$ cat config.mk
export PLATFORM = sky130hd
export DESIGN_NAME = kosarka
export DESIGN_NICKNAME = kosarka
export VERILOG_FILES = /design/flow/design.v
export SDC_FILE = /design/flow/constraint.sdc
export NUM_CORES = 4
export LEC_CHECK = 0
export ABC_AREA = 0
export CAP_MARGIN = 20
export CORE_MARGIN = 2
export CORE_UTILIZATION = 72
export CTS_CLUSTER_DIAMETER = 208
export CTS_CLUSTER_SIZE = 30
export HOLD_SLACK_MARGIN = 0.3
export PLACE_DENSITY_LB_ADDON = 0.19
export SETUP_SLACK_MARGIN = 0.35
export SLEW_MARGIN = 20
$ cat constraint.sdc
create_clock -name core_clock -period 3.99 [get_ports {clk}]
set_input_delay 0.7980 -clock core_clock [delete_from_list [all_inputs] [get_ports {clk}]]
set_output_delay 0.7980 -clock core_clock [all_outputs]
set_load 0.01 [all_outputs]
$ cat design.v
`timescale 1ns / 1ps
module bcd(clk, rst, broj, desetice, jedinice);
   input clk;                                               
   input rst;                                               
   input  [7:0] broj;                                       
   output reg [3:0] desetice;                               
   output reg [3:0] jedinice;                               
   reg [15:0] shift;                                        
   reg [3:0] i;                                             
   reg [15:0] t;                                            
   always @(posedge clk)
   begin
      if (rst)
         i <= 4'd0;
      else
      begin
         t = shift;
         if (i == 0)                                        
         begin
            t[15:8] = 8'd0;
            t[7:0] = broj;
         end
         if (i < 8)                                         
         begin
            if (t[11:8] >= 5)                               
               t[11:8] = t[11:8] + 4'd3;                    
            if (t[15:12] >= 5)                              
               t[15:12] = t[15:12] + 4'd3;                  
            t = t << 1;                                     
            shift <= t;
            i <= i + 4'd1;
         end
         else                                               
         begin
            desetice <= shift[15:12];
            jedinice <= shift[11:8];
            i <= 4'd0;
         end
      end
   end
endmodule
`timescale 1ns / 1ps
module kosarka(
      input clk,                                            
      input rst,                                            
      input b0,b1,b2,b3,                                    
      input p0,p1,p2,                                       
      output a,b,c,d,e,f,g,dp,                              
      output [3:0] an                                       
    );
localparam [16:0] DIV_D = 17'd25;                           
localparam [28:0] DIV_V = 29'd500;                          
reg clkD,clkV;                                              
reg [16:0] brojacD;                                         
reg [28:0] brojacV;                                         
reg [7:0] vremeA,vremeB,rezulA,rezulB;                      
reg [3:0] displej;                                          
reg [6:0] s_seg;                                            
reg [3:0] cifra;                                            
reg stop;                                                   
wire [3:0] vremeAdesetice, vremeAjedinice, vremeBdesetice, vremeBjedinice;   
wire [3:0] rezulAdesetice, rezulAjedinice, rezulBdesetice, rezulBjedinice;   
reg stanjeB0, stanjeB1, stanjeB2, stanjeB3;                 
bcd bcd_vremeA(clk, rst, vremeA, vremeAdesetice, vremeAjedinice);
bcd bcd_vremeB(clk, rst, vremeB, vremeBdesetice, vremeBjedinice);            
bcd bcd_rezulA(clk, rst, rezulA, rezulAdesetice, rezulAjedinice);
bcd bcd_rezulB(clk, rst, rezulB, rezulBdesetice, rezulBjedinice);
wire tickD = (brojacD == DIV_D) && !clkD;                   
wire tickV = (brojacV == DIV_V) && !clkV;                   
reg n_stop, n_s0, n_s1, n_s2, n_s3;
reg [7:0] n_rezulA, n_rezulB;
reg [3:0] n_displej, n_cifra;
always @(*)
   begin
      n_stop = stop;
      n_s0 = stanjeB0; n_s1 = stanjeB1; n_s2 = stanjeB2; n_s3 = stanjeB3;
      n_rezulA = rezulA; n_rezulB = rezulB;
      n_displej = displej; n_cifra = cifra;
      if(vremeA==0 && vremeB==0)                            
         n_stop = 1'b1;                                     
      case({p2,cifra})
         5'b00111: begin n_displej = vremeBjedinice; n_cifra = 4'b1110; end
         5'b01110: begin n_displej = vremeBdesetice; n_cifra = 4'b1101; end   
         5'b01101: begin n_displej = vremeAjedinice; n_cifra = 4'b1011; end
         5'b01011: begin n_displej = vremeAdesetice; n_cifra = 4'b0111; end
         5'b10111: begin n_displej = rezulBjedinice; n_cifra = 4'b1110; end
         5'b11110: begin n_displej = rezulBdesetice; n_cifra = 4'b1101; end   
         5'b11101: begin n_displej = rezulAjedinice; n_cifra = 4'b1011; end
         5'b11011: begin n_displej = rezulAdesetice; n_cifra = 4'b0111; end
         default: ;
      endcase
      if(b0 == 1'b1)
         n_s0 = 1'b1;                                       
      if(n_s0==1'b1 && b0 == 1'b0)                          
      begin
         n_stop = ~n_stop;                                  
         n_s0 = 1'b0;
      end
      if(b1 == 1'b1)
         n_s1 = 1'b1;                                       
      if(n_s1==1'b1 && b1 == 1'b0)
      begin
         case({p1,p0})
            2'b00: n_rezulB = n_rezulB+8'd3;                
            2'b01: n_rezulB = n_rezulB-8'd3;
            2'b10: n_rezulA = n_rezulA+8'd3;
            2'b11: n_rezulA = n_rezulA-8'd3;
         endcase
         n_s1 = 1'b0;
      end
      if(b2 == 1'b1)
         n_s2 = 1'b1;                                       
      if(n_s2==1'b1 && b2 == 1'b0)
      begin
         case({p1,p0})
            2'b00: n_rezulB = n_rezulB+8'd2;                
            2'b01: n_rezulB = n_rezulB-8'd2;
            2'b10: n_rezulA = n_rezulA+8'd2;
            2'b11: n_rezulA = n_rezulA-8'd2;
         endcase
         n_s2 = 1'b0;
      end
      if(b3 == 1'b1)
         n_s3 = 1'b1;                                       
      if(n_s3==1'b1 && b3 == 1'b0)
      begin
         case({p1,p0})
            2'b00: n_rezulB = n_rezulB+8'd1;                
            2'b01: n_rezulB = n_rezulB-8'd1;
            2'b10: n_rezulA = n_rezulA+8'd1;
            2'b11: n_rezulA = n_rezulA-8'd1;
         endcase
         n_s3 = 1'b0;
      end
   end
always @(posedge clk)
   begin
      if (rst)
      begin
         clkD <= 1'b0; clkV <= 1'b0;
         brojacD <= 17'd0; brojacV <= 29'd0;
         vremeA <= 8'd40; vremeB <= 8'd0;                   
         rezulA <= 8'd0; rezulB <= 8'd0;
         displej <= 4'b0110;
         s_seg <= 7'd0;
         cifra <= 4'b1110;
         stop <= 1'b1;
         stanjeB0 <= 1'b0; stanjeB1 <= 1'b0; stanjeB2 <= 1'b0; stanjeB3 <= 1'b0;
      end
      else
      begin
         if(brojacD==DIV_D)                                 
         begin
            clkD <= ~clkD;
            brojacD <= 17'd1;
         end
         else
            brojacD <= brojacD+17'd1;
         if(brojacV==DIV_V)                                 
         begin
            clkV <= ~clkV;
            brojacV <= 29'd1;
         end
         else
            brojacV <= brojacV+29'd1;
         case(displej)
            4'd0 : s_seg <= 7'b1000000;                     
            4'd1 : s_seg <= 7'b1111001;                     
            4'd2 : s_seg <= 7'b0100100;                     
            4'd3 : s_seg <= 7'b0110000;                     
            4'd4 : s_seg <= 7'b0011001;                     
            4'd5 : s_seg <= 7'b0010010;                     
            4'd6 : s_seg <= 7'b0000010;                     
            4'd7 : s_seg <= 7'b1111000;                     
            4'd8 : s_seg <= 7'b0000000;                     
            4'd9 : s_seg <= 7'b0010000;                     
            default : s_seg <= 7'b1000000;                  
         endcase
         if (tickV)                                         
         begin
            if(stop==0)                                     
            begin
               if(vremeB==0)                                
               begin
                  vremeB <= 8'd59;                          
                  vremeA <= vremeA-8'd1;                    
               end
               else
                  vremeB <= vremeB-8'd1;
            end
         end
         if (tickD)                                         
         begin
            stop <= n_stop;
            stanjeB0 <= n_s0; stanjeB1 <= n_s1; stanjeB2 <= n_s2; stanjeB3 <= n_s3;
            rezulA <= n_rezulA; rezulB <= n_rezulB;
            displej <= n_displej;
            cifra <= n_cifra;
         end
      end
   end
assign an = cifra;
assign {g, f, e, d, c, b, a} = s_seg;                       
assign dp = 1'b1;                                           
endmodule
$ cat run.sh
#!/bin/bash
# the make line also repeats each setting of config.mk as NAME=value (left out here)
make -C /OpenROAD-flow-scripts/flow DESIGN_CONFIG=/design/flow/config.mk WORK_HOME=/design/flow/orfs CLKGATE_MAP_FILE= finish
==> impl_metrics.csv, run 1 <==
group,metric,value,unit
outcome,run_status,"complete, but fails checks",
outcome,check-failures,"setup timing",
power,power.net_switching,1.02,mW
setup_path,timing.critical_path.required,4.35,ns
cts,clock_tree.buffer_depth,3,
placement,numPlacedInstances,1593,
timing,finalWorstPathRequiredPeriod,4.32,ns
setup_path,worstPathCellList,"buf_6 > buf_4 > buf_6 > nand2_8 > ha_4 > a21oi_4 > and3_4 > o21ai_4 > xnor2_2 > ha_1 > inv_2 > a31oi_4 > a21oi_1 > nor3_2 > xor2_1 > buf_4 > or3_4 > nand3b_1 > a21oi_2 > mux2i_1 > mux2_1",
cts,clock.latency.late_pin,0.47,ns
worst_hold_path,worst_min_delay_path_startpoint,"stanjeB0",
worst_hold_path,worstHoldEndpoint,"stanjeB0",
timing,grt_setup_unrepaired,"true",
setup_path,setup.worst_path.end,"rezulA[7]",
power,power.largest_group,"sequential cells",
yosys,logic_family,"simple AND/OR/NAND/NOR gates",
global_routing,grt_max_degree,35,
setup_path,r2r-end,"rezulB[7]",
yosys,synth-compound-area-share,0.123,
yosys,syn-num-nets,1365,
timing,setup-tns-final,-0.540,ns
yosys,enable_flop_cells,92,
cts,cts_root_buffer,"sky130_fd_sc_hd__clkbuf_16",
power,swShare,0.251,
power,power_frac_comb,0.125,
setup_path,worst-endpoint-arrival,4.69,ns
finish,stdcell_count,1625,
finish,logic_area,6610,µm²
global_routing,grt_first_pass_wirelength,44500,µm
cts,holdBufCountCts,0,
timing,fmax,231,MHz
cts,cts_tree,"done",
yosys,ys_sh_xor,0.0754,
setup_path,cp-end-kind,"register",
cts,numClockSinks,208,
yosys,synthSimpleGateAreaFrac,0.248,
yosys,netlist_top_cells_area,"sky130_fd_sc_hd__edfxtp_1 24%, sky130_fd_sc_hd__dfxtp_1 20%, sky130_fd_sc_hd__nand2_1 5.6%",
yosys,synthesis.instances,1303,
placement,placement.cell_area,12800,µm²
timing,final.period_utilization,1.08,
yosys,yosysWarningCount,2,
setup_path,crit_slowest_cell,"sky130_fd_sc_hd__or3_4",
yosys,ys_chip_area,11700,µm²
setup_path,critPathMaxStageDelay,0.39,ns
timing,finalSetupViolCount,3,
setup_path,crit_path_start_kind,"primary input",
die,floorplan.core_area,15900,µm²
power,p_clk_frac,0.281,
yosys,yosys_register_bits,208,
power,power_leakage,5.32,nW
timing,clock_skew,0.0177,ns
yosys,netlist.top_cell.by_area,"sky130_fd_sc_hd__edfxtp_1",
finish,fillers,832,
yosys,fa_ha_area_frac,0.0588,
die,core.rowCount,46,
global_routing,globalRouteMet3Util,0.0301,
routing,drc,0,
power,power.sequential.total,2.41,mW
setup_path,cp_max_fo,3,
routing,detail_route.antenna_diodes,0,
setup_path,regToRegSetupSlack,-0.04,ns
cts,htreeDepth,1,
power,power_attributed_to_the_clock_group,1.14,mW
placement,io_buffer_count,19,
timing,fin_ws,-0.334,ns
global_routing,gr-usage-met2,0.529,
timing,holdWs,0.466,ns
routing,post_drt_wl_per_cell,18.0,µm
setup_path,worst-path-stages,21,
power,worst_ir_drop_vdd,0.418,mV
cts,cts.reportedPaths.clkPinSlew,0.11,ns
yosys,yosys_cells,1303,
finish,final_core_utilization,0.861,
global_routing,global_route.overflow_total,0,
yosys,synth.area.mux_share,0.0208,
finish,area_growth_syn_to_layout,16.8,%
power,intPower,3.04,mW
job,drv.max_cap_violation_count,0,
finish,seqCellArea,5090,µm²
worst_hold_path,min-delay-path-class,"reg2reg",
global_routing,busiest_layer,"met2",
global_routing,global_route.usage.total,0.304,
global_routing,antenna_found_initial,0,
timing,worst_slew_pin_slew,0.869,ns
power,power.density,297,nW/µm²
yosys,netlist_top_cells_count,"176 x sky130_fd_sc_hd__nand2_1, 154 x sky130_fd_sc_hd__nor2_1, 116 x sky130_fd_sc_hd__dfxtp_1",
routing,postRouteWirelength,29200,µm
setup_path,setup.worst_path.class,"in2reg",
yosys,synth.yosys.seq_area_share,0.434,
setup_path,r2r-start,"rezulB[1]",
finish,stdcell_area,13700,µm²
placement,post-place-ws,-1.11,ns
yosys,synth_top_cell_by_count,"sky130_fd_sc_hd__nand2_1",
placement,hpwl,18500,µm
die,design.portCount,21,
timing,slew_headroom,0.420,
yosys,synthDominantCellAreaShare,0.236,
yosys,synth_area_per_cell,8.99,µm²
yosys,synth.cell_area,11700,µm²
worst_hold_path,min_delay_path_depth,2,
global_routing,met1_usage,0.396,
yosys,synth.distinct_cells,88,
finish,nets,1467,
die,die_y,132,µm
die,initCoreUtil,0.737,
setup_path,timing.critical_path.max_delay_family,"simple AND/OR/NAND/NOR gates",
timing,timing.final.max_slew_violations,0,
routing,ant_nets,0,
power,total_power_draw,4.07,mW
routing,vias_post_dr,10300,
setup_path,worst_r2r_path_depth,16,
routing,first_pass_iters,6,
setup_path,cp_num_buf_inv,5,
global_routing,via_count_of_the_first_global_routing_pass,9652,
power,seqPwrFrac,0.594,
timing,final_hold_vio_count,0,
cts,cts-buffers-inserted,10,
routing,detail_route.iter0.violations,1134,
yosys,ys_dominant_reg_cell,"sky130_fd_sc_hd__dfxtp_1",
setup_path,timing.critical_path.from,"p1",
power,pwr.group.combinational,508,µW
routing,vias_per_cell,6.35,
placement,routabilityCongestion,0.900,
die,floorplan.die.width,132,µm
die,die_area,17300,µm²
job,warnings,49,
yosys,async_set_or_reset_register_ratio_after_synthesis,0,
[cell type report]
| cell class | instances | share of cell area |
|---|---|---|
| Sequential cell | 208 | 0.372 |
| Clock inverter | 1 | 0.000275 |
| Inverter | 45 | 0.0125 |
| Tap cell | 216 | 0.0198 |
| Multi-Input combinational cell | 987 | 0.483 |
| Clock buffer | 15 | 0.0212 |
| Timing Repair Buffer | 153 | 0.0907 |
[routing by layer]
layer  vias to the layer above  routed length, µm
met3                       138               2020
met5                         -                  0
li1                       4777                  -
met1                      4875              11400
met4                         0               1340
met2                       533              14400
[what timing repair did]
| action | in CTS | in global routing |
|---|---|---|
| setup endpoints to repair | 12 | 9 |
| pin swaps | 34 | 41 |
| resized | 42 | 57 |
| endpoints found under the hold margin | 0 | 0 |
| buffers inserted | 10 | 6 |
| cloned | 0 | 0 |
==> run 2, diff against run 1 <==
Settings changed: ABC_AREA 0 to default, CORE_UTILIZATION 72 to 66, CTS_CLUSTER_DIAMETER 208 to default, CTS_CLUSTER_SIZE 30 to default, HOLD_SLACK_MARGIN 0.3 to default, PLACE_DENSITY_LB_ADDON 0.19 to default, SETUP_SLACK_MARGIN 0.35 to default.
Clock period 3.99 ns to 8.19 ns, I/O delays scaled along.
==> run 2 against run 1 <==
- the run now finishes clean
- via count down 12%
- first-iteration DRC count down 46%
- die area up 8.8%
- utilization down 13 points
- largest cell class unchanged
==> impl_metrics.csv, run 2 <==
group,metric,value,unit
global_routing,busiest_layer,"met2",
die,floorplan.core_area,17300,µm²
yosys,enable_flop_cells,92,
yosys,netlist_top_cells_area,"sky130_fd_sc_hd__edfxtp_1 24%, sky130_fd_sc_hd__dfxtp_1 20%, sky130_fd_sc_hd__nand2_1 5.6%",
setup_path,worstPathCellList,"clkdlybuf4s50_1 > nand2_1 > ha_1 > a21oi_1 > and3_1 > o21ai_0 > xnor2_1 > ha_1 > inv_1 > a31oi_1 > a21oi_1 > nor3_1 > xor2_1 > nand3_1 > or3_1 > a21oi_2 > mux2i_1 > mux2_1",
yosys,synth.distinct_cells,88,
timing,fmax,158,MHz
yosys,synth_top_cell_by_count,"sky130_fd_sc_hd__nand2_1",
die,core.rowCount,48,
timing,timing.final.max_slew_violations,0,
finish,area_growth_syn_to_layout,8.38,%
die,die_y,137,µm
power,power_attributed_to_the_clock_group,992,µW
yosys,yosys_register_bits,208,
cts,cts_tree,"done",
yosys,synth.yosys.seq_area_share,0.434,
routing,drc,0,
placement,post-place-ws,1.42,ns
timing,holdWs,0.455,ns
routing,vias_per_cell,5.90,
placement,routabilityCongestion,0.915,
power,total_power_draw,2.37,mW
timing,finalSetupViolCount,0,
timing,grt_setup_unrepaired,"false",
setup_path,setup.worst_path.class,"in2reg",
power,swShare,0.244,
timing,slew_headroom,0.374,
cts,cts_root_buffer,"sky130_fd_sc_hd__clkbuf_16",
finish,seqCellArea,5080,µm²
setup_path,crit_path_start_kind,"primary input",
setup_path,timing.critical_path.from,"p0",
yosys,ys_sh_xor,0.0754,
yosys,async_set_or_reset_register_ratio_after_synthesis,0,
finish,stdcell_count,1536,
timing,setup-tns-final,0,ns
cts,htreeDepth,1,
yosys,synthesis.instances,1303,
setup_path,worst-path-stages,18,
timing,finalWorstPathRequiredPeriod,6.33,ns
power,power.density,187,nW/µm²
placement,numPlacedInstances,1495,
power,power.net_switching,578,µW
routing,detail_route.antenna_diodes,0,
yosys,netlist_top_cells_count,"176 x sky130_fd_sc_hd__nand2_1, 154 x sky130_fd_sc_hd__nor2_1, 116 x sky130_fd_sc_hd__dfxtp_1",
timing,final.period_utilization,0.773,
finish,fillers,1254,
routing,post_drt_wl_per_cell,15.6,µm
yosys,yosys_cells,1303,
global_routing,gr-usage-met2,0.439,
yosys,synth.cell_area,11700,µm²
cts,post_cts_resized,0,
yosys,synth_area_per_cell,8.99,µm²
global_routing,globalRouteMet3Util,0.0390,
yosys,ys_chip_area,11700,µm²
yosys,synth-compound-area-share,0.123,
setup_path,setup.worst_path.end,"rezulA[7]",
routing,detail_route.iter0.violations,612,
setup_path,regToRegSetupSlack,3.76,ns
placement,hpwl,16200,µm
global_routing,met1_usage,0.354,
global_routing,grt_max_degree,59,
cts,clock_tree.buffer_depth,3,
cts,cts.reportedPaths.clkPinSlew,0.06,ns
finish,final_core_utilization,0.734,
setup_path,worst_r2r_path_depth,17,
job,drv.max_cap_violation_count,0,
timing,final_hold_vio_count,0,
worst_hold_path,min_delay_path_depth,2,
routing,ant_nets,0,
global_routing,grt_first_pass_wirelength,39600,µm
worst_hold_path,worstHoldEndpoint,"stanjeB3",
cts,clock.latency.late_pin,0.52,ns
placement,io_buffer_count,19,
routing,postRouteWirelength,24000,µm
cts,cts-buffers-inserted,23,
die,floorplan.die.width,137,µm
power,seqPwrFrac,0.495,
cts,post_cts.repair.setup_buffers,0,
yosys,logic_family,"simple AND/OR/NAND/NOR gates",
setup_path,cp_max_fo,19,
setup_path,cp_num_buf_inv,2,
yosys,syn-num-nets,1365,
setup_path,critPathMaxStageDelay,0.76,ns
timing,fin_ws,1.86,ns
power,power.sequential.total,1.17,mW
setup_path,r2r-start,"rezulB[1]",
power,power_frac_comb,0.086,
power,power.largest_group,"sequential cells",
cts,holdBufCountCts,0,
worst_hold_path,min-delay-path-class,"reg2reg",
yosys,synth.area.mux_share,0.0208,
yosys,synthDominantCellAreaShare,0.236,
die,design.portCount,21,
setup_path,r2r-end,"rezulB[7]",
power,worst_ir_drop_vdd,0.187,mV
timing,clock_skew,0.0141,ns
power,power_leakage,4.79,nW
placement,placement.cell_area,12000,µm²
power,pwr.group.combinational,204,µW
global_routing,via_count_of_the_first_global_routing_pass,8262,
timing,worst_slew_pin_slew,0.932,ns
yosys,yosysWarningCount,2,
finish,nets,1357,
power,p_clk_frac,0.419,
setup_path,timing.critical_path.max_delay_family,"simple AND/OR/NAND/NOR gates",
global_routing,global_route.overflow_total,0,
power,intPower,1.79,mW
setup_path,worst-endpoint-arrival,6.73,ns
yosys,synthSimpleGateAreaFrac,0.248,
die,die_area,18800,µm²
die,initCoreUtil,0.677,
global_routing,global_route.usage.total,0.259,
outcome,run_status,"no timing/DRC/antenna violations",
worst_hold_path,worst_min_delay_path_startpoint,"stanjeB3",
global_routing,antenna_found_initial,0,
routing,vias_post_dr,9060,
setup_path,cp-end-kind,"register",
yosys,netlist.top_cell.by_area,"sky130_fd_sc_hd__edfxtp_1",
finish,logic_area,6160,µm²
job,warnings,48,
setup_path,timing.critical_path.required,8.59,ns
routing,first_pass_iters,5,
finish,stdcell_area,12700,µm²
yosys,fa_ha_area_frac,0.0588,
yosys,ys_dominant_reg_cell,"sky130_fd_sc_hd__dfxtp_1",
cts,numClockSinks,208,
setup_path,crit_slowest_cell,"sky130_fd_sc_hd__clkdlybuf4s50_1",
[run 2: area by class of cell]
| class | instances | share of cell area |
|---|---|---|
| Clock buffer | 29 | 0.0487 |
| Inverter | 45 | 0.0133 |
| Tap cell | 225 | 0.0222 |
| Timing Repair Buffer | 30 | 0.0211 |
| Sequential cell | 208 | 0.401 |
| Multi-Input combinational cell | 987 | 0.485 |
| Clock inverter | 12 | 0.00858 |
[run 2: routing by layer]
metal	vias to the layer above	wire length [µm]
li1	4570	-
met1	4243	11200
met2	214	11300
met3	33	1140
met4	0	317
met5	-	0
==> run 3, diff against run 2 <==
Settings changed: ABC_AREA from default to 0, CELL_PAD_IN_SITES_GLOBAL_PLACEMENT from default to 0, CORE_ASPECT_RATIO from default to 1.71, CORE_MARGIN 2 to 8, CORE_UTILIZATION 66 to 51, CTS_CLUSTER_DIAMETER from default to 66, MIN_ROUTING_LAYER from default to met2, PLACE_DENSITY_LB_ADDON from default to 0.26, SLEW_MARGIN 20 to 5.
Clock period 8.19 ns to 10.8 ns, I/O delays scaled along.
==> run 3 against run 2 <==
- critical path type unchanged
- largest power group unchanged
- cell count up 4.4%
- clock skew is 0.0022 ns higher
- critical path depth is the same
- utilization fell by 17 points
- highest routed layer unchanged
- worst hold slack better by 0.0054 ns
- first-iteration DRC count rose to 3.8 times the previous value
- sequential power decreased by 24%
- register-to-register slack better by 2.6 ns
- count of clock-buffer cells in the layout rose by 3
- total power down 23%
- combinational power shrank 23%
- worst setup slack better by 1.3 ns
==> impl_metrics.csv, run 3 <==
group,metric,value,unit
cts,holdBufCountCts,0,
setup_path,worstPathCellList,"clkdlybuf4s50_1 > nand2_1 > ha_1 > a21oi_1 > and3_1 > o21ai_0 > xnor2_1 > ha_1 > inv_1 > a31oi_1 > a21oi_1 > nor3_1 > xor2_1 > nand3_1 > or3_1 > a21oi_2 > mux2i_1 > mux2_1",
power,power_frac_comb,0.087,
cts,numClockSinks,208,
yosys,synthSimpleGateAreaFrac,0.248,
yosys,yosysWarningCount,2,
timing,grt_setup_unrepaired,"false",
setup_path,r2r-end,"rezulB[7]",
setup_path,timing.critical_path.from,"p0",
routing,vias_per_cell,7.84,
cts,post_cts.repair.setup_buffers,0,
cts,cts_root_buffer,"sky130_fd_sc_hd__clkbuf_16",
yosys,synthDominantCellAreaShare,0.236,
placement,placement.cell_area,12000,µm²
routing,detail_route.iter0.violations,2327,
power,p_clk_frac,0.423,
power,power.largest_group,"sequential cells",
timing,final.period_utilization,0.707,
worst_hold_path,worst_min_delay_path_startpoint,"bcd_rezulA.i[1]",
power,power.sequential.total,891,µW
power,power.net_switching,441,µW
power,power.density,142,nW/µm²
placement,numPlacedInstances,1565,
worst_hold_path,worstHoldEndpoint,"bcd_rezulA.i[3]",
power,worst_ir_drop_vdd,0.132,mV
setup_path,regToRegSetupSlack,6.32,ns
global_routing,via_count_of_the_first_global_routing_pass,13100,
routing,detail_route.antenna_diodes,0,
timing,final_hold_vio_count,0,
timing,setup-tns-final,0,ns
finish,fillers,1982,
job,drv.max_cap_violation_count,0,
yosys,enable_flop_cells,92,
cts,htreeDepth,1,
yosys,syn-num-nets,1365,
outcome,run_status,"no timing/DRC/antenna violations",
global_routing,global_route.usage.total,0.281,
setup_path,cp_num_buf_inv,2,
placement,io_buffer_count,19,
setup_path,setup.worst_path.class,"in2reg",
global_routing,antenna_found_initial,0,
finish,nets,1354,
yosys,synth-compound-area-share,0.123,
power,power_attributed_to_the_clock_group,768,µW
cts,cts.reportedPaths.clkPinSlew,0.07,ns
yosys,synth_area_per_cell,8.99,µm²
yosys,ys_chip_area,11700,µm²
die,floorplan.core_area,22600,µm²
finish,area_growth_syn_to_layout,9.19,%
timing,worst_slew_pin_slew,1.07,ns
cts,clock_tree.buffer_depth,3,
timing,slew_headroom,0.283,
timing,fin_ws,3.16,ns
yosys,ys_dominant_reg_cell,"sky130_fd_sc_hd__dfxtp_1",
worst_hold_path,min-delay-path-class,"reg2reg",
die,die_y,214,µm
timing,holdWs,0.460,ns
yosys,yosys_register_bits,208,
yosys,netlist_top_cells_count,"176 x sky130_fd_sc_hd__nand2_1, 154 x sky130_fd_sc_hd__nor2_1, 116 x sky130_fd_sc_hd__dfxtp_1",
yosys,netlist_top_cells_area,"sky130_fd_sc_hd__edfxtp_1 24%, sky130_fd_sc_hd__dfxtp_1 20%, sky130_fd_sc_hd__nand2_1 5.6%",
setup_path,timing.critical_path.required,11.20,ns
power,swShare,0.243,
setup_path,crit_path_start_kind,"primary input",
yosys,synth.cell_area,11700,µm²
setup_path,crit_slowest_cell,"sky130_fd_sc_hd__clkdlybuf4s50_1",
die,floorplan.die.width,132,µm
setup_path,cp_max_fo,27,
placement,hpwl,18200,µm
die,design.portCount,21,
worst_hold_path,min_delay_path_depth,2,
routing,postRouteWirelength,26900,µm
power,pwr.group.combinational,157,µW
yosys,synth_top_cell_by_count,"sky130_fd_sc_hd__nand2_1",
timing,finalWorstPathRequiredPeriod,7.64,ns
setup_path,critPathMaxStageDelay,1.18,ns
setup_path,r2r-start,"rezulB[1]",
timing,finalSetupViolCount,0,
cts,cts_tree,"done",
global_routing,grt_max_degree,49,
setup_path,setup.worst_path.end,"rezulA[7]",
yosys,synth.yosys.seq_area_share,0.434,
power,seqPwrFrac,0.490,
yosys,ys_sh_xor,0.0754,
power,power_leakage,4.79,nW
routing,ant_nets,0,
yosys,synth.area.mux_share,0.0208,
setup_path,cp-end-kind,"register",
yosys,synth.distinct_cells,88,
timing,fmax,131,MHz
placement,post-place-ws,2.84,ns
timing,clock_skew,0.0162,ns
setup_path,worst-endpoint-arrival,8.04,ns
cts,post_cts_resized,0,
power,intPower,1.37,mW
routing,post_drt_wl_per_cell,16.8,µm
job,warnings,46,
routing,vias_post_dr,12600,
global_routing,grt_first_pass_wirelength,44400,µm
yosys,yosys_cells,1303,
setup_path,timing.critical_path.max_delay_family,"simple AND/OR/NAND/NOR gates",
yosys,fa_ha_area_frac,0.0588,
finish,stdcell_area,12800,µm²
finish,stdcell_count,1603,
timing,timing.final.max_slew_violations,0,
yosys,async_set_or_reset_register_ratio_after_synthesis,0,
die,die_area,28200,µm²
yosys,logic_family,"simple AND/OR/NAND/NOR gates",
finish,final_core_utilization,0.565,
cts,clock.latency.late_pin,0.51,ns
setup_path,worst_r2r_path_depth,17,
yosys,synthesis.instances,1303,
routing,drc,0,
placement,routabilityCongestion,0.887,
cts,cts-buffers-inserted,21,
global_routing,global_route.overflow_total,0,
setup_path,worst-path-stages,18,
die,initCoreUtil,0.518,
routing,first_pass_iters,8,
yosys,netlist.top_cell.by_area,"sky130_fd_sc_hd__edfxtp_1",
power,total_power_draw,1.82,mW
die,core.rowCount,72,
==> run 3: metal layers <==
layer,track usage,part of all wire
met4,0.0762,0.088
met1,-,0
met3,0.312,0.33
met5,0.0196,0
met2,0.375,0.58
==> run 3: final cells by class <==
class                      count  area (µm²)  area share
clock inverter                 6        81.3     0.00636
timing repair buffer          29         260      0.0204
clock buffer                  32         659      0.0516
sequential                   208        5080       0.398
inverter                      45         169      0.0132
multi-input combinational    987        6160       0.482
tap                          296         370      0.0290
==> run 4, diff against run 3 <==
Settings changed: CELL_PAD_IN_SITES_DETAIL_PLACEMENT from default to 2, CORE_ASPECT_RATIO 1.71 to 0.96, CORE_MARGIN 8 to 3, MIN_ROUTING_LAYER met2 to met1, PLACE_DENSITY_LB_ADDON 0.26 to 0.02.
==> run 4 against run 3 <==
- the flow now stops in clock tree synthesis
- die area shrank 12%
- area after synthesis is the same
- synthesized cell count is the same
==> impl_metrics.csv, run 4 <==
group,metric,value,unit
yosys,async_set_or_reset_register_ratio_after_synthesis,0,
yosys,synthDominantCellAreaShare,0.236,
outcome,stopped_at,"clock tree synthesis",
die,design.portCount,21,
placement,routabilityCongestion,0.873,
die,die_y,154,µm
yosys,netlist.top_cell.by_area,"sky130_fd_sc_hd__edfxtp_1",
yosys,yosys_register_bits,208,
yosys,yosysWarningCount,2,
yosys,netlist_top_cells_count,"176 x sky130_fd_sc_hd__nand2_1, 154 x sky130_fd_sc_hd__nor2_1, 116 x sky130_fd_sc_hd__dfxtp_1",
yosys,ys_dominant_reg_cell,"sky130_fd_sc_hd__dfxtp_1",
yosys,synth-compound-area-share,0.123,
yosys,synth_area_per_cell,8.99,µm²
yosys,syn-num-nets,1365,
placement,hpwl,29200,µm
yosys,yosys_cells,1303,
outcome,first-error,"[ERROR DPL-0033] detailed placement checks failed during check placement.",
yosys,fa_ha_area_frac,0.0588,
yosys,synth.area.mux_share,0.0208,
yosys,synth.yosys.seq_area_share,0.434,
yosys,synth.distinct_cells,88,
placement,io_buffer_count,19,
yosys,logic_family,"simple AND/OR/NAND/NOR gates",
die,floorplan.die.width,161,µm
yosys,synth.cell_area,11700,µm²
die,die_area,24800,µm²
yosys,synth_top_cell_by_count,"sky130_fd_sc_hd__nand2_1",
die,floorplan.core_area,22200,µm²
die,core.rowCount,53,
yosys,synthSimpleGateAreaFrac,0.248,
yosys,netlist_top_cells_area,"sky130_fd_sc_hd__edfxtp_1 24%, sky130_fd_sc_hd__dfxtp_1 20%, sky130_fd_sc_hd__nand2_1 5.6%",
placement,post-place-ws,2.68,ns
yosys,synthesis.instances,1303,
yosys,enable_flop_cells,92,
die,initCoreUtil,0.527,
outcome,run_status,"stopped before the end",
yosys,ys_chip_area,11700,µm²
yosys,ys_sh_xor,0.0754,
-- run 4: stage by stage --
stage	utilization	instances	cell area, µm²	hold slack (ns)
after detailed placement	0.543	1571	12100	0.474
after global placement	0.543	1571	12100	0.439
after floorplan	-	1303	11700	0.432
==> run 5, diff against run 4 <==
Settings changed: ABC_AREA 0 to 1, CELL_PAD_IN_SITES_DETAIL_PLACEMENT 2 to default, CELL_PAD_IN_SITES_GLOBAL_PLACEMENT 0 to 1, CORE_ASPECT_RATIO 0.96 to 1.71, CORE_MARGIN 3 to 8, HOLD_SLACK_MARGIN from default to 0.29, MIN_ROUTING_LAYER met1 to met2, PLACE_DENSITY_LB_ADDON 0.02 to 0.26.
==> run 5 against run 4 <==
- the layout now fails its checks (DRC)
- die area increased by 13%
- area after synthesis down 0.64%
- synthesized cell count rose by 13%
==> impl_metrics.csv, run 5 <==
group,metric,value,unit
routing,ant_nets,0,
setup_path,r2r-end,"rezulB[6]",
finish,nets,1560,
die,design.portCount,21,
cts,cts.reportedPaths.clkPinSlew,0.06,ns
power,power_leakage,5.35,nW
setup_path,worst-endpoint-arrival,6.31,ns
power,worst_ir_drop_vdd,0.126,mV
power,p_clk_frac,0.420,
setup_path,crit_slowest_cell,"sky130_fd_sc_hd__clkdlybuf4s50_1",
yosys,enable_flop_cells,92,
yosys,synth_top_cell_by_count,"sky130_fd_sc_hd__nand2_1",
global_routing,via_count_of_the_first_global_routing_pass,13500,
timing,slew_headroom,0.353,
global_routing,global_route.overflow_total,0,
setup_path,worst_r2r_path_depth,25,
setup_path,critPathMaxStageDelay,0.80,ns
global_routing,grt_max_degree,42,
finish,final_core_utilization,0.570,
die,floorplan.core_area,22500,µm²
cts,cts-buffers-inserted,22,
timing,final_hold_vio_count,0,
placement,post-place-ws,4.45,ns
timing,finalSetupViolCount,0,
yosys,synth.cell_area,11600,µm²
timing,holdWs,0.452,ns
timing,finalWorstPathRequiredPeriod,5.93,ns
timing,clock_skew,0.0117,ns
setup_path,critPathMostFrequentCell,"sky130_fd_sc_hd__nand2_1",
placement,routabilityCongestion,0.893,
finish,stdcell_count,1810,
setup_path,timing.critical_path.from,"p0",
power,power.density,141,nW/µm²
cts,holdBufCountCts,0,
job,warnings,46,
timing,grt_setup_unrepaired,"false",
setup_path,timing.critical_path.max_delay_family,"buffers and inverters",
setup_path,cp_max_fo,17,
yosys,ys_chip_area,11600,µm²
die,core.rowCount,72,
setup_path,timing.critical_path.required,11.18,ns
routing,detail_route.iter0.violations,2277,
routing,first_pass_iters,51,
setup_path,setup.worst_path.end,"rezulB[6]",
setup_path,r2r-start,"rezulB[0]",
global_routing,grt_first_pass_wirelength,44800,µm
yosys,netlist.top_cell.by_area,"sky130_fd_sc_hd__edfxtp_1",
routing,drc,2,
die,die_area,28100,µm²
power,power.net_switching,446,µW
yosys,ys_dominant_reg_cell,"sky130_fd_sc_hd__dfxtp_1",
cts,post_cts_resized,0,
die,die_y,214,µm
job,drv.max_cap_violation_count,0,
placement,placement.cell_area,12100,µm²
yosys,netlist_top_cells_count,"317 x sky130_fd_sc_hd__nand2_1, 215 x sky130_fd_sc_hd__inv_1, 116 x sky130_fd_sc_hd__dfxtp_1, 116 x sky130_fd_sc_hd__nor2_1, 99 x sky130_fd_sc_hd__nand3_1",
power,power.sequential.total,891,µW
yosys,async_set_or_reset_register_ratio_after_synthesis,0,
timing,fmax,169,MHz
outcome,check-failures,"DRC",
timing,timing.final.max_slew_violations,0,
yosys,syn-num-nets,1537,
setup_path,regToRegSetupSlack,7.16,ns
setup_path,crit_path_start_kind,"primary input",
cts,post_cts.repair.setup_buffers,0,
power,power_attributed_to_the_clock_group,759,µW
timing,final.period_utilization,0.549,
worst_hold_path,worstHoldEndpoint,"stanjeB1",
finish,area_growth_syn_to_layout,10.3,%
routing,detail_route.antenna_diodes,0,
die,floorplan.die.width,132,µm
yosys,yosysWarningCount,2,
cts,cts_tree,"done",
yosys,logic_family,"simple AND/OR/NAND/NOR gates",
global_routing,antenna_found_initial,0,
global_routing,global_route.usage.total,0.294,
power,intPower,1.36,mW
yosys,ys_sh_xor,0.0301,
routing,vias_per_cell,7.42,
placement,hpwl,19600,µm
finish,stdcell_area,12800,µm²
yosys,synth.area.mux_share,0,
setup_path,cp_num_buf_inv,6,
die,initCoreUtil,0.517,
cts,cts_root_buffer,"sky130_fd_sc_hd__clkbuf_16",
timing,setup-tns-final,0,ns
power,pwr.group.combinational,156,µW
yosys,synthSimpleGateAreaFrac,0.268,
setup_path,setup.worst_path.class,"in2reg",
timing,fin_ws,4.87,ns
routing,vias_post_dr,13400,
worst_hold_path,min-delay-path-class,"reg2reg",
placement,numPlacedInstances,1770,
yosys,synthDominantCellAreaShare,0.237,
yosys,synthesis.instances,1475,
power,swShare,0.247,
power,seqPwrFrac,0.493,
power,power.largest_group,"sequential cells",
yosys,yosys_register_bits,208,
outcome,run_status,"complete, but fails checks",
yosys,synth_area_per_cell,7.89,µm²
routing,postRouteWirelength,27500,µm
routing,post_drt_wl_per_cell,15.2,µm
yosys,synth.distinct_cells,62,
yosys,synth-compound-area-share,0.119,
setup_path,worst-path-stages,27,
power,power_frac_comb,0.087,
cts,clock_tree.buffer_depth,3,
setup_path,cp-end-kind,"register",
yosys,netlist_top_cells_area,"sky130_fd_sc_hd__edfxtp_1 24%, sky130_fd_sc_hd__dfxtp_1 20%, sky130_fd_sc_hd__nand2_1 10%",
cts,clock.latency.late_pin,0.52,ns
timing,worst_slew_pin_slew,0.969,ns
worst_hold_path,worst_min_delay_path_startpoint,"stanjeB1",
yosys,synth.yosys.seq_area_share,0.437,
cts,htreeDepth,1,
worst_hold_path,min_delay_path_depth,2,
placement,io_buffer_count,19,
yosys,fa_ha_area_frac,0.0583,
yosys,yosys_cells,1475,
power,total_power_draw,1.81,mW
cts,numClockSinks,208,
## run 5: cell type report
| class | count | area, µm² |
|---|---|---|
| fillers | 2098 | 9680 |
| clock inverters | 6 | 67.6 |
| multi-input cells | 1004 | 5530 |
| clock buffers | 34 | 648 |
| well taps | 296 | 370 |
| flip-flops and latches | 208 | 5080 |
| inverters | 235 | 887 |
| repair buffers | 27 | 245 |
## run 5: metal layers
layer	vias up	GRT usage	part of all wire
met5	-	0.0242	0
met4	0	0.0772	0.099
met3	359	0.325	0.33
met2	3263	0.396	0.57
met1	4902	-	0
li1	4898	-	-
==> run 6, diff against run 5 <==
Settings changed: ABC_AREA 1 to default, CELL_PAD_IN_SITES_GLOBAL_PLACEMENT 1 to default, CORE_ASPECT_RATIO 1.71 to default, CORE_MARGIN 8 to 2, CORE_UTILIZATION 51 to 40, CTS_CLUSTER_DIAMETER 66 to default, HOLD_SLACK_MARGIN 0.29 to default, MIN_ROUTING_LAYER met2 to default, PLACE_DENSITY_LB_ADDON 0.26 to default, SLEW_MARGIN 5 to 20.
Clock period 10.8 ns to 10.1 ns, I/O delays scaled along.
==> run 6 against run 5 <==
- now clean on timing, DRC and antenna
- critical path depth is 8 lower
- routed wire length decreased by 12%
- utilization shrank 12 points
- register-to-register slack worse by 1.5 ns
- worst hold slack improved by 0.0065 ns
- design area grew 0.83%
- sequential share of layout area shrank 0.33 points
- die area grew 9.2%
- count of clock-buffer cells in the layout is 1 higher
- clock power increased by 13%
==> impl_metrics.csv, run 6 <==
group,metric,value,unit
outcome,run_status,"no timing/DRC/antenna violations",
power,seqPwrFrac,0.484,
setup_path,worst_r2r_path_depth,15,
yosys,async_set_or_reset_register_ratio_after_synthesis,0,
die,core.rowCount,62,
yosys,yosys_register_bits,208,
power,pwr.group.combinational,163,µW
worst_hold_path,worst_min_delay_path_startpoint,"stanjeB3",
placement,placement.cell_area,12200,µm²
power,intPower,1.51,mW
placement,hpwl,16500,µm
yosys,enable_flop_cells,92,
timing,fmax,142,MHz
cts,post_cts_resized,0,
cts,htreeDepth,1,
placement,routabilityCongestion,0.850,
power,power.largest_group,"sequential cells",
yosys,yosysWarningCount,2,
yosys,ys_dominant_reg_cell,"sky130_fd_sc_hd__dfxtp_1",
die,initCoreUtil,0.407,
timing,timing.final.max_slew_violations,0,
cts,cts.reportedPaths.clkPinSlew,0.06,ns
yosys,netlist_top_cells_area,"sky130_fd_sc_hd__edfxtp_1 24%, sky130_fd_sc_hd__dfxtp_1 20%, sky130_fd_sc_hd__nand2_1 5.6%",
timing,finalSetupViolCount,0,
setup_path,setup.worst_path.end,"rezulB[7]",
timing,grt_setup_unrepaired,"false",
yosys,synth.distinct_cells,88,
setup_path,regToRegSetupSlack,5.69,ns
yosys,synthesis.instances,1303,
finish,stdcell_area,12900,µm²
yosys,netlist_top_cells_count,"176 x sky130_fd_sc_hd__nand2_1, 154 x sky130_fd_sc_hd__nor2_1, 116 x sky130_fd_sc_hd__dfxtp_1",
worst_hold_path,min-delay-path-class,"reg2reg",
power,power_leakage,4.82,nW
routing,post_drt_wl_per_cell,14.2,µm
routing,vias_per_cell,5.26,
yosys,synthDominantCellAreaShare,0.236,
yosys,synth_top_cell_by_count,"sky130_fd_sc_hd__nand2_1",
yosys,fa_ha_area_frac,0.0588,
cts,clock.latency.late_pin,0.52,ns
setup_path,cp_max_fo,29,
setup_path,worstPathCellList,"clkdlybuf4s50_1 > buf_4 > nand2b_1 > inv_1 > maj3_1 > xnor2_1 > nand2_1 > xnor2_1 > ha_1 > nor2b_1 > nand4_1 > nand4b_1 > o21bai_1 > nand4_1 > o311ai_4 > or4_1 > mux2i_1 > mux2i_1 > mux2_1",
setup_path,crit_path_start_kind,"primary input",
yosys,ys_chip_area,11700,µm²
timing,fin_ws,3.05,ns
yosys,yosys_cells,1303,
power,power_attributed_to_the_clock_group,854,µW
yosys,synth.yosys.seq_area_share,0.434,
power,power.density,152,nW/µm²
die,design.portCount,21,
timing,final_hold_vio_count,0,
setup_path,setup.worst_path.class,"in2reg",
placement,numPlacedInstances,1653,
yosys,synthSimpleGateAreaFrac,0.248,
routing,first_pass_iters,4,
job,drv.max_cap_violation_count,0,
die,floorplan.die.width,175,µm
global_routing,global_route.overflow_total,0,
worst_hold_path,worstHoldEndpoint,"stanjeB3",
yosys,netlist.top_cell.by_area,"sky130_fd_sc_hd__edfxtp_1",
yosys,synth-compound-area-share,0.123,
routing,ant_nets,0,
setup_path,timing.critical_path.required,10.49,ns
finish,nets,1357,
power,power.net_switching,463,µW
timing,final.period_utilization,0.698,
yosys,synth_area_per_cell,8.99,µm²
global_routing,grt_max_degree,54,
setup_path,timing.critical_path.from,"p1",
finish,stdcell_count,1698,
finish,final_core_utilization,0.450,
job,warnings,46,
yosys,synth.cell_area,11700,µm²
setup_path,timing.critical_path.max_delay_family,"simple AND/OR/NAND/NOR gates",
cts,cts_root_buffer,"sky130_fd_sc_hd__clkbuf_16",
global_routing,grt_first_pass_wirelength,41400,µm
global_routing,antenna_found_initial,1,
power,worst_ir_drop_vdd,0.0926,mV
power,p_clk_frac,0.434,
setup_path,cp_num_buf_inv,3,
timing,clock_skew,0.0208,ns
cts,clock_tree.buffer_depth,3,
placement,io_buffer_count,19,
placement,post-place-ws,2.58,ns
routing,detail_route.iter0.violations,464,
global_routing,global_route.usage.total,0.159,
setup_path,worst-endpoint-arrival,7.44,ns
timing,finalWorstPathRequiredPeriod,7.05,ns
die,floorplan.core_area,28800,µm²
setup_path,r2r-end,"rezulA[7]",
yosys,synth.area.mux_share,0.0208,
setup_path,critPathMaxStageDelay,0.69,ns
cts,post_cts.repair.setup_buffers,0,
cts,numClockSinks,208,
timing,slew_headroom,0.455,
yosys,syn-num-nets,1365,
setup_path,r2r-start,"rezulA[1]",
setup_path,crit_slowest_cell,"sky130_fd_sc_hd__nand2b_1",
finish,area_growth_syn_to_layout,10.5,%
die,die_y,175,µm
global_routing,via_count_of_the_first_global_routing_pass,8462,
cts,cts_tree,"done",
routing,vias_post_dr,8925,
worst_hold_path,min_delay_path_depth,2,
routing,postRouteWirelength,24200,µm
yosys,logic_family,"simple AND/OR/NAND/NOR gates",
cts,holdBufCountCts,0,
yosys,ys_sh_xor,0.0754,
timing,setup-tns-final,0,ns
routing,drc,0,
die,die_area,30700,µm²
power,power.sequential.total,952,µW
timing,worst_slew_pin_slew,0.817,ns
setup_path,worst-path-stages,19,
power,swShare,0.235,
setup_path,cp-end-kind,"register",
cts,cts-buffers-inserted,24,
power,power_frac_comb,0.083,
run 6: layout make-up:
cell class,instances,area (µm²)
clock buffers,35,682
well taps,384,480
flip-flops and latches,208,5080
fillers,2754,15800
inverters,45,169
diodes,1,2.50
clock inverters,9,104
multi-input cells,987,6160
repair buffers,29,260
run 6: metal layers:
| metal | track usage | wire length [µm] |
|---|---|---|
| met2 | 0.260 | 10900 |
| met5 | 0 | 0 |
| met4 | 0.0444 | 503 |
| met1 | 0.217 | 11600 |
| met3 | 0.0270 | 1120 |
run 6: through the flow:
step,power (mW),hold slack (ns)
6_report,1.97,0.459
3_5_place_dp,1.13,0.451
3_3_place_gp,1.13,0.437
2_1_floorplan,1.09,0.432
4_1_cts,2.00,0.461
5_1_grt,2.07,0.479
==> run 7, diff against run 6 <==
Settings changed: ABC_AREA from default to 0, CELL_PAD_IN_SITES_DETAIL_PLACEMENT from default to 1, CELL_PAD_IN_SITES_GLOBAL_PLACEMENT from default to 0, CORE_ASPECT_RATIO from default to 1.71, CORE_MARGIN 2 to 8, CORE_UTILIZATION 40 to 51, CTS_CLUSTER_DIAMETER from default to 66, MIN_ROUTING_LAYER from default to met1, PLACE_DENSITY_LB_ADDON from default to 0.02, SLEW_MARGIN 20 to 5.
Clock period 10.1 ns to 10.8 ns, I/O delays scaled along.
==> run 7 against run 6 <==
- design area fell by 1.5%
- routed wire length rose by 20%
- synthesized cell count unchanged
- clock skew is 0.011 ns lower
- worst hold slack improved by 0.0068 ns
- non-clock buffer count increased by 1
- global-route usage rose by 4.3 points
- total power decreased by 9.5%
- utilization rose by 11 points
- combinational power is 2% lower
- sequential share of layout area rose by 0.61 points
- worst setup slack improved by 0.44 ns
- largest cell class unchanged
- highest routed layer unchanged
==> impl_metrics.csv, run 7 <==
group,metric,value,unit
finish,final_core_utilization,0.564,
cts,numClockSinks,208,
power,pwr.group.combinational,159,µW
yosys,yosys_cells,1303,
setup_path,cp-end-kind,"register",
placement,placement.cell_area,12000,µm²
timing,final.period_utilization,0.677,
die,initCoreUtil,0.518,
timing,grt_setup_unrepaired,"false",
setup_path,r2r-end,"rezulB[7]",
setup_path,regToRegSetupSlack,6.28,ns
cts,clock_tree.buffer_depth,3,
cts,cts_root_buffer,"sky130_fd_sc_hd__clkbuf_16",
yosys,synthSimpleGateAreaFrac,0.248,
setup_path,timing.critical_path.max_delay_family,"simple AND/OR/NAND/NOR gates",
worst_hold_path,worst_min_delay_path_startpoint,"stanjeB0",
setup_path,setup.worst_path.end,"rezulB[7]",
setup_path,critPathMaxStageDelay,0.69,ns
timing,holdWs,0.465,ns
setup_path,worst-endpoint-arrival,7.69,ns
power,p_clk_frac,0.411,
yosys,enable_flop_cells,92,
outcome,run_status,"no timing/DRC/antenna violations",
setup_path,worstPathCellList,"clkdlybuf4s50_1 > buf_4 > nand2b_1 > inv_1 > maj3_1 > xnor2_1 > nand2_1 > xnor2_1 > ha_1 > nor2b_1 > nand4_1 > nand4b_1 > o21bai_1 > nand4_1 > o311ai_4 > or4_1 > mux2i_1 > mux2i_1 > mux2_1",
yosys,yosysWarningCount,2,
routing,postRouteWirelength,28900,µm
yosys,netlist_top_cells_count,"176 x sky130_fd_sc_hd__nand2_1, 154 x sky130_fd_sc_hd__nor2_1, 116 x sky130_fd_sc_hd__dfxtp_1",
power,power.net_switching,435,µW
cts,htreeDepth,1,
yosys,async_set_or_reset_register_ratio_after_synthesis,0,
power,power_leakage,4.77,nW
yosys,synth.yosys.seq_area_share,0.434,
yosys,netlist.top_cell.by_area,"sky130_fd_sc_hd__edfxtp_1",
setup_path,crit_path_start_kind,"primary input",
cts,cts-buffers-inserted,21,
yosys,synthesis.instances,1303,
yosys,ys_sh_xor,0.0754,
timing,setup-tns-final,0,ns
setup_path,cp_max_fo,29,
power,power_attributed_to_the_clock_group,732,µW
yosys,netlist_top_cells_area,"sky130_fd_sc_hd__edfxtp_1 24%, sky130_fd_sc_hd__dfxtp_1 20%, sky130_fd_sc_hd__nand2_1 5.6%",
global_routing,grt_first_pass_wirelength,48200,µm
power,power.sequential.total,891,µW
timing,slew_headroom,0.398,
timing,finalSetupViolCount,0,
timing,final_hold_vio_count,0,
yosys,synth_top_cell_by_count,"sky130_fd_sc_hd__nand2_1",
setup_path,timing.critical_path.required,11.18,ns
setup_path,r2r-start,"rezulB[1]",
placement,routabilityCongestion,0.884,
routing,detail_route.antenna_diodes,0,
worst_hold_path,worstHoldEndpoint,"stanjeB0",
placement,hpwl,20800,µm
yosys,fa_ha_area_frac,0.0588,
cts,post_cts_resized,0,
global_routing,global_route.overflow_total,0,
timing,finalWorstPathRequiredPeriod,7.31,ns
worst_hold_path,min_delay_path_depth,2,
finish,nets,1355,
yosys,yosys_register_bits,208,
power,power_frac_comb,0.089,
power,power.density,140,nW/µm²
worst_hold_path,min-delay-path-class,"reg2reg",
timing,clock_skew,0.0102,ns
die,floorplan.core_area,22600,µm²
power,swShare,0.244,
setup_path,worst_r2r_path_depth,17,
yosys,ys_chip_area,11700,µm²
routing,vias_post_dr,9393,
setup_path,cp_num_buf_inv,3,
yosys,synth-compound-area-share,0.123,
yosys,ys_dominant_reg_cell,"sky130_fd_sc_hd__dfxtp_1",
job,drv.max_cap_violation_count,0,
yosys,synth_area_per_cell,8.99,µm²
routing,vias_per_cell,5.86,
die,die_y,214,µm
setup_path,crit_slowest_cell,"sky130_fd_sc_hd__nand2b_1",
die,die_area,28200,µm²
power,seqPwrFrac,0.500,
global_routing,antenna_found_initial,0,
yosys,synthDominantCellAreaShare,0.236,
yosys,synth.area.mux_share,0.0208,
yosys,synth.cell_area,11700,µm²
cts,holdBufCountCts,0,
yosys,syn-num-nets,1365,
yosys,synth.distinct_cells,88,
finish,fillers,2611,
die,design.portCount,21,
power,intPower,1.35,mW
finish,area_growth_syn_to_layout,8.84,%
global_routing,global_route.usage.total,0.203,
global_routing,grt_max_degree,43,
placement,io_buffer_count,19,
die,core.rowCount,72,
setup_path,worst-path-stages,19,
routing,post_drt_wl_per_cell,18.0,µm
cts,cts.reportedPaths.clkPinSlew,0.06,ns
cts,clock.latency.late_pin,0.50,ns
die,floorplan.die.width,132,µm
job,warnings,46,
routing,ant_nets,0,
routing,detail_route.iter0.violations,295,
routing,drc,0,
yosys,logic_family,"simple AND/OR/NAND/NOR gates",
setup_path,timing.critical_path.from,"p1",
setup_path,setup.worst_path.class,"in2reg",
routing,first_pass_iters,4,
timing,worst_slew_pin_slew,0.888,ns
power,power.largest_group,"sequential cells",
finish,stdcell_area,12700,µm²
global_routing,via_count_of_the_first_global_routing_pass,9988,
timing,fmax,137,MHz
cts,cts_tree,"done",
cts,post_cts.repair.setup_buffers,0,
timing,timing.final.max_slew_violations,0,
power,total_power_draw,1.78,mW
power,worst_ir_drop_vdd,0.150,mV
[run 7: final cells by class]
| type | instances | area [µm²] | area share |
|---|---|---|---|
| Multi-Input combinational cell | 987 | 6160 | 0.483 |
| Clock buffer | 26 | 564 | 0.0443 |
| Clock inverter | 12 | 128 | 0.0100 |
| Tap cell | 296 | 370 | 0.0291 |
| Inverter | 45 | 169 | 0.0133 |
| Sequential cell | 208 | 5080 | 0.399 |
| Timing Repair Buffer | 30 | 268 | 0.0210 |
[run 7: through the flow]
stage               setup slack (ns)  instances
floorplan                       4.11       1303
global placement                3.11       1565
detailed placement              2.97       1565
CTS                             3.48       1603
global route                    3.12       1604
finish                          3.49       1604
[run 7: metal layers]
metal	share of wire	global-route usage	vias up
li1	-	-	4550
met1	0.39	0.207	4625
met2	0.54	0.390	131
met3	0.029	0.0265	87
met4	0.048	0.102	0
met5	0	0	-
==> run 8, diff against run 7 <==
Settings changed: ABC_AREA 0 to default, CELL_PAD_IN_SITES_DETAIL_PLACEMENT 1 to default, CELL_PAD_IN_SITES_GLOBAL_PLACEMENT 0 to default, CORE_ASPECT_RATIO 1.71 to default, CORE_MARGIN 8 to 2, CORE_UTILIZATION 51 to 40, CTS_CLUSTER_DIAMETER 66 to 213, GPL_TIMING_DRIVEN from default to 0, MAX_ROUTING_LAYER from default to met4, MIN_ROUTING_LAYER met1 to default, PLACE_DENSITY_LB_ADDON 0.02 to 0.09, SLEW_MARGIN 5 to 20, TNS_END_PERCENT from default to 80.
Clock period 10.8 ns to 10.0 ns, I/O delays scaled along.
==> run 8 against run 7 <==
- critical path depth up 4
- worst hold slack worse by 0.011 ns
- still clean on timing, DRC and antenna
- worst setup slack worse by 0.69 ns
- via count decreased by 2.6%
==> impl_metrics.csv, run 8 <==
group,metric,value,unit
outcome,run_status,"no timing/DRC/antenna violations",
yosys,synth_area_per_cell,8.99,µm²
setup_path,timing.critical_path.max_delay_family,"buffers and inverters",
job,drv.max_cap_violation_count,0,
cts,post_cts.repair.setup_buffers,0,
power,power.density,154,nW/µm²
setup_path,r2r-end,"rezulB[7]",
cts,cts_root_buffer,"sky130_fd_sc_hd__clkbuf_16",
yosys,fa_ha_area_frac,0.0588,
cts,htreeDepth,1,
timing,finalSetupViolCount,0,
global_routing,global_route.overflow_total,0,
routing,detail_route.antenna_diodes,0,
yosys,ys_sh_xor,0.0754,
die,initCoreUtil,0.407,
setup_path,critPathMaxStageDelay,0.50,ns
power,worst_ir_drop_vdd,0.103,mV
setup_path,regToRegSetupSlack,5.43,ns
worst_hold_path,worstHoldEndpoint,"stanjeB3",
global_routing,global_route.usage.total,0.189,
global_routing,grt_first_pass_wirelength,46000,µm
timing,worst_slew_pin_slew,0.870,ns
cts,clock.latency.late_pin,0.51,ns
job,warnings,46,
worst_hold_path,worst_min_delay_path_startpoint,"stanjeB3",
power,swShare,0.238,
yosys,async_set_or_reset_register_ratio_after_synthesis,0,
setup_path,cp_max_fo,10,
global_routing,grt_max_degree,18,
power,power_attributed_to_the_clock_group,890,µW
setup_path,timing.critical_path.from,"p1",
yosys,yosys_register_bits,208,
worst_hold_path,min-delay-path-class,"reg2reg",
setup_path,setup.worst_path.class,"in2reg",
timing,clock_skew,0.00627,ns
power,total_power_draw,2.03,mW
power,p_clk_frac,0.439,
die,floorplan.core_area,28800,µm²
yosys,enable_flop_cells,92,
setup_path,worst_r2r_path_depth,18,
setup_path,timing.critical_path.required,10.39,ns
power,power.net_switching,482,µW
yosys,synthDominantCellAreaShare,0.236,
timing,slew_headroom,0.420,
yosys,synth_top_cell_by_count,"sky130_fd_sc_hd__nand2_1",
yosys,netlist_top_cells_count,"176 x sky130_fd_sc_hd__nand2_1, 154 x sky130_fd_sc_hd__nor2_1, 116 x sky130_fd_sc_hd__dfxtp_1",
yosys,yosys_cells,1303,
die,design.portCount,21,
setup_path,worst-endpoint-arrival,7.59,ns
cts,cts-buffers-inserted,23,
global_routing,antenna_found_initial,0,
setup_path,setup.worst_path.end,"rezulB[7]",
timing,fmax,139,MHz
cts,numClockSinks,208,
placement,routabilityCongestion,0.832,
cts,post_cts_resized,0,
yosys,synth.distinct_cells,88,
die,die_y,175,µm
routing,first_pass_iters,5,
die,die_area,30700,µm²
timing,grt_setup_unrepaired,"false",
cts,holdBufCountCts,0,
yosys,synth-compound-area-share,0.123,
timing,finalWorstPathRequiredPeriod,7.20,ns
power,intPower,1.54,mW
yosys,synthesis.instances,1303,
cts,cts_tree,"done",
setup_path,cp_num_buf_inv,5,
finish,area_growth_syn_to_layout,12.5,%
yosys,ys_dominant_reg_cell,"sky130_fd_sc_hd__dfxtp_1",
routing,ant_nets,0,
power,power.sequential.total,961,µW
yosys,synthSimpleGateAreaFrac,0.248,
yosys,synth.yosys.seq_area_share,0.434,
cts,cts.reportedPaths.clkPinSlew,0.06,ns
routing,post_drt_wl_per_cell,15.9,µm
power,pwr.group.combinational,176,µW
die,core.rowCount,62,
die,floorplan.die.width,175,µm
yosys,netlist_top_cells_area,"sky130_fd_sc_hd__edfxtp_1 24%, sky130_fd_sc_hd__dfxtp_1 20%, sky130_fd_sc_hd__nand2_1 5.6%",
setup_path,worst-path-stages,23,
yosys,yosysWarningCount,2,
timing,setup-tns-final,0,ns
yosys,synth.cell_area,11700,µm²
routing,vias_per_cell,5.24,
setup_path,cp-end-kind,"register",
setup_path,r2r-start,"rezulB[1]",
power,power_frac_comb,0.087,
finish,nets,1408,
setup_path,crit_path_start_kind,"primary input",
setup_path,crit_slowest_cell,"sky130_fd_sc_hd__clkdlybuf4s50_1",
timing,timing.final.max_slew_violations,0,
setup_path,worstPathCellList,"clkdlybuf4s50_1 > buf_6 > nand2b_1 > buf_2 > buf_1 > ha_1 > a21o_1 > maj3_1 > xnor2_1 > nand2_1 > xnor2_1 > ha_1 > clkbuf_1 > nor2b_1 > nand4_1 > nand4b_1 > o21bai_1 > nand4_1 > o311ai_4 > or4_1 > mux2i_1 > mux2i_1 > mux2_1",
power,seqPwrFrac,0.474,
global_routing,via_count_of_the_first_global_routing_pass,8740,
routing,detail_route.iter0.violations,491,
placement,io_buffer_count,18,
power,power_leakage,4.90,nW
routing,drc,0,
yosys,synth.area.mux_share,0.0208,
yosys,ys_chip_area,11700,µm²
placement,hpwl,19600,µm
yosys,logic_family,"simple AND/OR/NAND/NOR gates",
timing,final.period_utilization,0.720,
timing,final_hold_vio_count,0,
yosys,syn-num-nets,1365,
cts,clock_tree.buffer_depth,3,
power,power.largest_group,"sequential cells",
routing,vias_post_dr,9152,
routing,postRouteWirelength,27800,µm
yosys,netlist.top_cell.by_area,"sky130_fd_sc_hd__edfxtp_1",
worst_hold_path,min_delay_path_depth,2,
-- run 8: metrics by stage --
step	instances	worst slack (ns)	util	hold slack [ns]	area (µm²)
after floorplan	1303	3.47	-	0.432	11700
after global placement	1705	2.34	0.430	0.439	12400
after detailed placement	1705	2.32	0.430	0.447	12400
after CTS	1747	2.85	0.458	0.455	13200
after global routing	1747	2.41	0.458	0.473	13200
final	1747	2.80	0.458	0.454	13200
-- run 8: cell type report --
| class | instances | area [µm²] |
|---|---|---|
| fill | 2787 | 15600 |
| multi-input combinational | 987 | 6170 |
| sequential | 208 | 5080 |
| clock buffer | 30 | 622 |
| tap | 384 | 480 |
| buffer | 63 | 298 |
| timing repair buffer | 18 | 180 |
| clock inverter | 12 | 169 |
| inverter | 45 | 169 |
-- run 8: layer usage --
metal	vias to the layer above	part of all wire	GRT usage
met5	-	0	-
met3	40	0.035	0.0279
met2	136	0.45	0.294
met4	0	0.019	0.0396
li1	4681	-	-
met1	4295	0.50	0.261
==> run 9, diff against run 8 <==
Settings changed: ABC_AREA from default to 1, CELL_PAD_IN_SITES_DETAIL_PLACEMENT from default to 1, CELL_PAD_IN_SITES_GLOBAL_PLACEMENT from default to 1, CORE_MARGIN 2 to 7, CTS_CLUSTER_DIAMETER 213 to 268, MAX_ROUTING_LAYER met4 to met5, PLACE_DENSITY_LB_ADDON 0.09 to 0.14.
==> run 9 against run 8 <==
- global-route usage is 0.74 points lower
- utilization is 0.19 points higher
- clock power is 5.3% higher
- sequential power hardly changed
- count of clock-buffer cells in the layout is 2 higher
- first-iteration DRC count is 16% lower
- sequential share of layout area is 0.051 points higher
- maximum frequency is 17% higher
- design area is 0.13% lower
- via count is 8.0% higher
- combinational power is 2% higher
- highest routed layer unchanged
==> impl_metrics.csv, run 9 <==
group,metric,value,unit
power,pwr.group.combinational,180,µW
die,initCoreUtil,0.406,
cts,cts_tree,"done",
yosys,synth.cell_area,11600,µm²
routing,post_drt_wl_per_cell,16.0,µm
yosys,ys_sh_xor,0.0301,
yosys,ys_dominant_reg_cell,"sky130_fd_sc_hd__dfxtp_1",
routing,first_pass_iters,5,
setup_path,worst-endpoint-arrival,6.53,ns
routing,drc,0,
yosys,yosysWarningCount,2,
cts,cts.reportedPaths.clkPinSlew,0.06,ns
yosys,fa_ha_area_frac,0.0583,
placement,hpwl,23100,µm
timing,finalSetupViolCount,0,
outcome,run_status,"no timing/DRC/antenna violations",
power,power_leakage,5.43,nW
job,warnings,46,
worst_hold_path,worstHoldEndpoint,"bcd_rezulB.desetice[0]",
power,power.largest_group,"sequential cells",
finish,area_growth_syn_to_layout,13.1,%
die,core.rowCount,62,
worst_hold_path,min_delay_path_depth,0,
power,intPower,1.57,mW
placement,routabilityCongestion,0.811,
yosys,synth.distinct_cells,62,
setup_path,crit_path_start_kind,"primary input",
timing,fin_ws,3.85,ns
cts,post_cts.repair.setup_buffers,0,
power,power.density,158,nW/µm²
routing,detail_route.antenna_diodes,0,
placement,io_buffer_count,19,
cts,post_cts_resized,0,
power,seqPwrFrac,0.463,
placement,placement.cell_area,12300,µm²
routing,postRouteWirelength,30700,µm
worst_hold_path,worst_min_delay_path_startpoint,"bcd_rezulB.shift[12]",
yosys,synth-compound-area-share,0.119,
worst_hold_path,min-delay-path-class,"reg2reg",
timing,grt_setup_unrepaired,"false",
yosys,netlist_top_cells_area,"sky130_fd_sc_hd__edfxtp_1 24%, sky130_fd_sc_hd__dfxtp_1 20%, sky130_fd_sc_hd__nand2_1 10%",
setup_path,cp_num_buf_inv,8,
yosys,yosys_cells,1475,
yosys,netlist.top_cell.by_area,"sky130_fd_sc_hd__edfxtp_1",
power,swShare,0.246,
yosys,netlist_top_cells_count,"317 x sky130_fd_sc_hd__nand2_1, 215 x sky130_fd_sc_hd__inv_1, 116 x sky130_fd_sc_hd__dfxtp_1, 116 x sky130_fd_sc_hd__nor2_1, 99 x sky130_fd_sc_hd__nand3_1",
setup_path,timing.critical_path.required,10.37,ns
setup_path,timing.critical_path.max_delay_family,"buffers and inverters",
cts,holdBufCountCts,0,
yosys,synth_top_cell_by_count,"sky130_fd_sc_hd__nand2_1",
global_routing,global_route.usage.total,0.181,
cts,htreeDepth,1,
placement,post-place-ws,3.33,ns
yosys,synthSimpleGateAreaFrac,0.268,
setup_path,cp-end-kind,"register",
finish,stdcell_area,13200,µm²
yosys,synthDominantCellAreaShare,0.237,
cts,clock_tree.buffer_depth,3,
yosys,syn-num-nets,1537,
timing,finalWorstPathRequiredPeriod,6.15,ns
global_routing,grt_first_pass_wirelength,51200,µm
yosys,logic_family,"simple AND/OR/NAND/NOR gates",
global_routing,grt_max_degree,17,
power,power_attributed_to_the_clock_group,937,µW
setup_path,r2r-start,"rezulA[0]",
die,design.portCount,21,
power,power_frac_comb,0.087,
global_routing,antenna_found_initial,0,
global_routing,global_route.overflow_total,0,
timing,final.period_utilization,0.615,
power,power.net_switching,512,µW
die,die_y,185,µm
setup_path,critPathMaxStageDelay,0.72,ns
cts,cts-buffers-inserted,25,
routing,vias_per_cell,5.14,
timing,slew_headroom,0.379,
finish,final_core_utilization,0.460,
cts,numClockSinks,208,
die,die_area,34100,µm²
yosys,enable_flop_cells,92,
setup_path,regToRegSetupSlack,6.14,ns
yosys,ys_chip_area,11600,µm²
routing,ant_nets,0,
setup_path,r2r-end,"rezulA[6]",
timing,setup-tns-final,0,ns
power,power.sequential.total,963,µW
job,drv.max_cap_violation_count,0,
cts,clock.latency.late_pin,0.52,ns
global_routing,via_count_of_the_first_global_routing_pass,10400,
yosys,synth.area.mux_share,0,
yosys,synthesis.instances,1475,
setup_path,setup.worst_path.class,"in2reg",
timing,final_hold_vio_count,0,
yosys,async_set_or_reset_register_ratio_after_synthesis,0,
power,worst_ir_drop_vdd,0.145,mV
die,floorplan.core_area,28600,µm²
timing,clock_skew,0.0170,ns
yosys,synth.yosys.seq_area_share,0.437,
setup_path,cp_max_fo,10,
finish,nets,1583,
power,p_clk_frac,0.450,
setup_path,setup.worst_path.end,"rezulB[6]",
die,floorplan.die.width,185,µm
cts,cts_root_buffer,"sky130_fd_sc_hd__clkbuf_16",
yosys,synth_area_per_cell,7.89,µm²
setup_path,critPathMostFrequentCell,"sky130_fd_sc_hd__nand2_1",
yosys,yosys_register_bits,208,
routing,vias_post_dr,9887,
setup_path,worst-path-stages,29,
timing,fmax,162,MHz
timing,worst_slew_pin_slew,0.924,ns
timing,timing.final.max_slew_violations,0,
routing,detail_route.iter0.violations,410,
setup_path,crit_slowest_cell,"sky130_fd_sc_hd__clkdlybuf4s50_1",
finish,stdcell_count,1924,
setup_path,timing.critical_path.from,"p1",
placement,numPlacedInstances,1878,
setup_path,worst_r2r_path_depth,28,
## run 9: final cells by class
type	instances	area, µm²
inverters	235	887
repair buffers	19	190
multi-input cells	1004	5540
flip-flops and latches	208	5080
clock buffers	32	662
plain buffers	28	129
clock inverters	14	179
well taps	384	480
fillers	3502	15500
## run 9: per-layer routing
layer	track usage	vias to the layer above	share of wire
li1	-	4984	-
met3	0.0244	47	0.032
met4	0.0478	0	0.023
met2	0.320	119	0.48
met1	0.231	4737	0.47
met5	0	-	0
## run 9: metrics by stage
step | hold WS, ns | power [mW]
6_report | 0.452 | 2.08
5_1_grt | 0.470 | 2.17
4_1_cts | 0.453 | 2.11
3_5_place_dp | 0.442 | 1.16
3_3_place_gp | 0.438 | 1.15
2_1_floorplan | 0.426 | 1.10
Power is estimated from default activity; no workload was simulated.
